Setup of P:
Design AMBA_AXI_ram, start of the top module:
module AMBA_AXI_ram
#(
	parameter ID_WIDTH = 4,
	parameter ADDR_WIDTH = 8,
	parameter DATA_WIDTH = 16,
	parameter BRESP_WIDTH = 3,
	parameter WR_MEM_DELAY = 0,
	parameter RD_MEM_DELAY = 0
)
(
	clk,
	rst_n,
	s_axi_awvalid,
	s_axi_awready,
	s_axi_awid,
	s_axi_awaddr,
	s_axi_awlen,
	s_axi_awsize,
	s_axi_awburst, 							 
	s_axi_wvalid,
	s_axi_wready,
	s_axi_wdata,
	s_axi_wstrb, 
	s_axi_wlast,
	s_axi_bvalid,
	s_axi_bready,
	s_axi_bid,
	s_axi_bresp,
	s_axi_arvalid,
	s_axi_arready,
	s_axi_arid,
	s_axi_araddr,
	s_axi_arlen,
	s_axi_arsize,
	s_axi_arburst,
	s_axi_rvalid,
	s_axi_rready,
	s_axi_rid,
	s_axi_rdata,
	s_axi_rresp,
	s_axi_rlast
);
parameter STROBE_WIDTH = DATA_WIDTH/8;
parameter W_STATE_IDLE = 2'd0;
parameter W_STATE_BRUST = 2'd1;
parameter W_STATE_RESPON = 2'd2;
parameter R_STATE_IDLE = 1'd0;
parameter R_STATE_BRUST = 1'd1;
parameter MEM_ADDR_SIZE = ADDR_WIDTH - $clog2(STROBE_WIDTH);  
input 								clk, rst_n;
input 								s_axi_awvalid;
output reg 							s_axi_awready;
input [ID_WIDTH - 1 : 0] 			s_axi_awid;
input [ADDR_WIDTH - 1 : 0] 			s_axi_awaddr;
input [7:0] 						s_axi_awlen;
input [2:0] 						s_axi_awsize;
input [1:0] 						s_axi_awburst; 
input 								s_axi_wvalid;
output reg 							s_axi_wready;
input [DATA_WIDTH - 1 : 0] 			s_axi_wdata;
input [STROBE_WIDTH - 1 : 0]		s_axi_wstrb;
input 								s_axi_wlast;
output reg	 						s_axi_bvalid;
input 								s_axi_bready;
output [ID_WIDTH - 1 : 0] 			s_axi_bid;
output [BRESP_WIDTH - 1 : 0] 		s_axi_bresp;
input 								s_axi_arvalid;
output reg							s_axi_arready;
input [ID_WIDTH - 1 : 0] 			s_axi_arid;
input [ADDR_WIDTH - 1 : 0] 			s_axi_araddr;
input [7:0]							s_axi_arlen;
input [2:0]							s_axi_arsize;
input [1:0]							s_axi_arburst;
output reg							s_axi_rvalid;
  ...
==> flow/config.mk <==
export PLATFORM = sky130hd
export DESIGN_NAME = AMBA_AXI_ram
export DESIGN_NICKNAME = AMBA_AXI_ram
export VERILOG_FILES = /design/flow/design.v
export SDC_FILE = /design/flow/constraint.sdc
export NUM_CORES = 4
export LEC_CHECK = 0
export ABC_AREA = 1
export CAP_MARGIN = 20
export CORE_ASPECT_RATIO = 0.87
export CORE_MARGIN = 2
export CORE_UTILIZATION = 70
export CTS_CLUSTER_DIAMETER = 43
export CTS_CLUSTER_SIZE = 20
export MAX_ROUTING_LAYER = met5
export SETUP_SLACK_MARGIN = 1.0
export SLEW_MARGIN = 20
export TNS_END_PERCENT = 15
==> flow/constraint.sdc <==
create_clock -name core_clock -period 4.08 [get_ports {clk}]
set_input_delay 0.8160 -clock core_clock [delete_from_list [all_inputs] [get_ports {clk}]]
set_output_delay 0.8160 -clock core_clock [all_outputs]
set_load 0.01 [all_outputs]
run.sh (not shown) runs the stock make flow with config.mk's settings and CLKGATE_MAP_FILE=.
Inputs modified between P and Q:
- CORE_ASPECT_RATIO no longer set, was 0.87
- SETUP_SLACK_MARGIN no longer set, was 1.0
- MAX_ROUTING_LAYER no longer set, was met5
- CTS_CLUSTER_DIAMETER no longer set, was 43
- PLACE_DENSITY now 0.36, previously not set
- ABC_AREA no longer set, was 1
- TNS_END_PERCENT now 10, was 15
- CTS_CLUSTER_SIZE no longer set, was 20
- CORE_UTILIZATION now 66, was 70
- the clock period (ns, I/O delays scaled along) now 2.2, was 4.08
Synthesized cell count in Q vs P: down 40%. Q never completed, since it errored out during 5_1_grt. Taking P as the reference, in Q height of the chip increased about 10%; quantity of gates resized following cts increased about 250%. P ended up with simple AND/OR/NAND/NOR gates as its largest family of logic cells by area; Q ended up with multiplexers. Across both runs, area fraction in and, or, nand and nor cells after synthesis was lower for Q than for P.


Starting RTL as in the previous note.
export LEC_CHECK = 0
export CAP_MARGIN = 20
export CORE_MARGIN = 2
export CORE_UTILIZATION = 40
export SLEW_MARGIN = 20
create_clock -name core_clock -period 5.19 [get_ports {clk}]
==> next run, changes <==
Settings changed: ABC_AREA set to 0, CORE_UTILIZATION 40 to 49, GPL_ROUTABILITY_DRIVEN set to 0, GPL_TIMING_DRIVEN set to 0, PLACE_DENSITY_LB_ADDON set to 0.15.
Clock period 5.19 ns to 5.5 ns, I/O delays scaled along.
The changed run aborted during global routing (5_1_grt) with GRT-0116.
Synthesized cell count stays the same.
Synthesized area is unchanged.
Die size is lower by 18%.
==> next run, changes <==
Settings changed: ABC_AREA 0 to unset, CORE_UTILIZATION 49 to 53, GPL_ROUTABILITY_DRIVEN 0 to unset, GPL_TIMING_DRIVEN 0 to unset, PLACE_DENSITY_LB_ADDON 0.15 to 0.0, TNS_END_PERCENT set to 10.
Clock period 5.5 ns to 2.92 ns, I/O delays scaled along.
Outcome:
- The changed run finished but fails on negative setup slack
- area after synthesis is unchanged
- die size drops by about 7.5%
- synthesized cell count stays the same
==> next run, changes <==
Settings changed: CORE_UTILIZATION 53 to 66, PLACE_DENSITY_LB_ADDON 0.0 to unset, TNS_END_PERCENT 10 to unset.
Clock period 2.92 ns to 2.99 ns, I/O delays scaled along.
- With this change the flow failed in global routing (5_1_grt)
- synthesized cell count does not change
- synthesized area is unchanged
- die area fell by about a fifth
==> next run, changes <==
Settings changed: CORE_UTILIZATION 66 to 65, CTS_CLUSTER_SIZE set to 57, SETUP_SLACK_MARGIN set to -0.35.
Clock period 2.99 ns to 3.72 ns, I/O delays scaled along.
Outcome: The new run finished but failed the layout checks on negative setup slack; die size increases by 1.5%; synthesized area does not change; synthesized cell count stays the same.
==> next run, changes <==
Settings changed: HOLD_SLACK_MARGIN set to 0.3, SETUP_SLACK_MARGIN -0.35 to 0.97.
Clock period 3.72 ns to 3.8 ns, I/O delays scaled along.
After rerunning: The new run never finished: it broke off in global routing (5_1_grt); die area stays the same; area after synthesis stays the same; synthesized cell count is unchanged.


## run A
Starting RTL as in the previous note.
clock: 5.5 ns
lec_check: 0
cap_margin: 20
core_margin: 2
core_utilization: 65
cts_cluster_size: 57
setup_slack_margin: 1.41
slew_margin: 20
In summary, run A completed successfully, with a layout that passed the timing, design-rule and antenna checks.
What run B does differently from run A at the input level:
Settings: SETUP_SLACK_MARGIN no longer set, was 1.41; CTS_CLUSTER_SIZE no longer set, was 57; CORE_UTILIZATION now 57, was 65; the clock period (ns, I/O delays scaled along) now 2.52, was 5.5.
### Flow results
Ran to the end and failed final checks on negative setup slack: run B.
Per the comparison of run B with run A, chip area increased about 14%; sequential cell count was more or less identical; logic share of the area now sits lower; non-clock buffer instance count of the final layout now sits higher.
What run C does differently from run B at the input level:
Settings: putting CTS_CLUSTER_SIZE at 11 where nothing was set; putting TNS_END_PERCENT at 20 where nothing was set; swapping 2.52 for 2.89 in the clock period (ns, I/O delays scaled along).
- Worst setup slack: higher on run C
- Every stage of run C finished as expected; the final checks, on the other hand, flagged negative setup slack, which means the layout fails.
- Run C vs run B on via count of the first global-routing pass: run C is the lower one.
- Summary of the comparison: power after layout is lower in run C, relative to run B.
[inputs] run D vs run C
Settings: TNS_END_PERCENT now 15, was 20; CORE_ASPECT_RATIO now 0.87, previously not set; MAX_ROUTING_LAYER now met5, previously not set; CTS_CLUSTER_SIZE no longer set, was 11; CORE_UTILIZATION now 58, was 57; CTS_CLUSTER_DIAMETER now 69, previously not set; the clock period (ns, I/O delays scaled along) now 4.02, was 2.89.
[summary]
[run D] flow finished | final checks: failed | reasons: negative setup slack
What run C reported for count of non-filler cells in the finished layout has to be multiplied by 0.932 to get the figure for run D.
Per the comparison of run D with run C, share of total power in sequential cells rose 1.1 points, global-route usage fell 5.4 points.
What run D reported for number of clock buffers inserted by TritonCTS has to be multiplied by 1.07 to get the figure for run C.
The design area in run C is 1.10 times that in run D.
A slowest cell on the critical path of sky130_fd_sc_hd__o22ai_1 is what run C shows, while sky130_fd_sc_hd__and4b_4 belongs to run D.
Summary of the comparison: required time of the worst setup path is higher in run D, relative to run C.
Non-clock buffer total of the final layout, run D vs run C: down by more than a quarter
Higher combinational cell fraction of total power was reported by run C, not run D.
The sum of routed wire length over all layers in run D was lower than what run C gave.


Starting RTL as in the previous note.
clock: 7.78 ns
lec_check: 0
cap_margin: 20
core_aspect_ratio: 0.87
core_margin: 2
core_utilization: 20
cts_cluster_diameter: 176
cts_cluster_size: 24
hold_slack_margin: 0.22
max_routing_layer: met5
place_density_lb_addon: 0.23
slew_margin: 20
tns_end_percent: 15
The starting point completed with no timing, DRC or antenna violations.
==> next run, changes <==
==> flow/config.mk (replaced) <==
export PLATFORM = sky130hd
export DESIGN_NAME = AMBA_AXI_ram
export DESIGN_NICKNAME = AMBA_AXI_ram
export VERILOG_FILES = /design/flow/design.v
export SDC_FILE = /design/flow/constraint.sdc
export NUM_CORES = 4
export LEC_CHECK = 0
export CAP_MARGIN = 20
export CORE_MARGIN = 2
export CORE_UTILIZATION = 47
export SLEW_MARGIN = 20
==> flow/constraint.sdc (replaced) <==
create_clock -name core_clock -period 5.19 [get_ports {clk}]
set_input_delay 1.0380 -clock core_clock [delete_from_list [all_inputs] [get_ports {clk}]]
set_output_delay 1.0380 -clock core_clock [all_outputs]
set_load 0.01 [all_outputs]
=>
- The new run went through all stages and came out clean
- synthesized cell count does not change
- clock skew went down by 51 ps
- sequential share of layout area went down by 0.55 points
- sequential power went up by 51%
- wire length went down by 6.6%
- setup slack is worse by 1900 ps
- die size went down by 57%
- non-clock buffer count went up by 119
- clock-buffer cell count went up by 236
- design area went up by 1.1%
- maximum frequency went up by 15%
==> next run, changes <==
--- a/flow/config.mk
+++ b/flow/config.mk
@@ -6,6 +6,10 @@
 export NUM_CORES = 4
 export LEC_CHECK = 0
-export CAP_MARGIN = 20
+export CAP_MARGIN = 10
+export CELL_PAD_IN_SITES_GLOBAL_PLACEMENT = 2
+export CORE_ASPECT_RATIO = 0.81
 export CORE_MARGIN = 2
-export CORE_UTILIZATION = 47
+export CORE_UTILIZATION = 40
+export MAX_ROUTING_LAYER = met4
 export SLEW_MARGIN = 20
+export TNS_END_PERCENT = 40
==> flow/constraint.sdc (replaced) <==
create_clock -name core_clock -period 6.16 [get_ports {clk}]
set_input_delay 1.2320 -clock core_clock [delete_from_list [all_inputs] [get_ports {clk}]]
set_output_delay 1.2320 -clock core_clock [all_outputs]
set_load 0.01 [all_outputs]
After rerunning: The new run completed with no timing, DRC or antenna violations. Power falls by about 15%. Global-route usage decreases by 4.0 points. Setup slack improved by 640 ps. Register-to-register slack is better by 640 ps. Area after synthesis is unchanged. Clock skew rose by 9.7 ps. Die size rose by 17%. Cell area came out higher by about 1.3%.
==> next run, changes <==
==> flow/config.mk (replaced) <==
export PLATFORM = sky130hd
export DESIGN_NAME = AMBA_AXI_ram
export DESIGN_NICKNAME = AMBA_AXI_ram
export VERILOG_FILES = /design/flow/design.v
export SDC_FILE = /design/flow/constraint.sdc
export NUM_CORES = 4
export LEC_CHECK = 0
export ABC_AREA = 1
export CAP_MARGIN = 20
export CORE_ASPECT_RATIO = 0.87
export CORE_MARGIN = 2
export CORE_UTILIZATION = 70
export CTS_CLUSTER_DIAMETER = 69
export CTS_CLUSTER_SIZE = 20
export MAX_ROUTING_LAYER = met5
export SLEW_MARGIN = 20
export TNS_END_PERCENT = 15
==> flow/constraint.sdc (replaced) <==
create_clock -name core_clock -period 4.08 [get_ports {clk}]
set_input_delay 0.8160 -clock core_clock [delete_from_list [all_inputs] [get_ports {clk}]]
set_output_delay 0.8160 -clock core_clock [all_outputs]
set_load 0.01 [all_outputs]
Result:
- The changed run passed the timing, design-rule and antenna checks
- via count grows by 11%
- total power grows by 28%
- final area shrinks by 7.6%
- flip-flop count stays the same
- area after synthesis grows by 0.83%
- worst setup slack is worse by 760 ps
- clock power shrinks by about 3%
- register-to-register slack is worse by 760 ps
- routed wire length shrinks by 47%
- global-route usage shrinks by 4.1 points
Power and IR drop assume default switching activity.
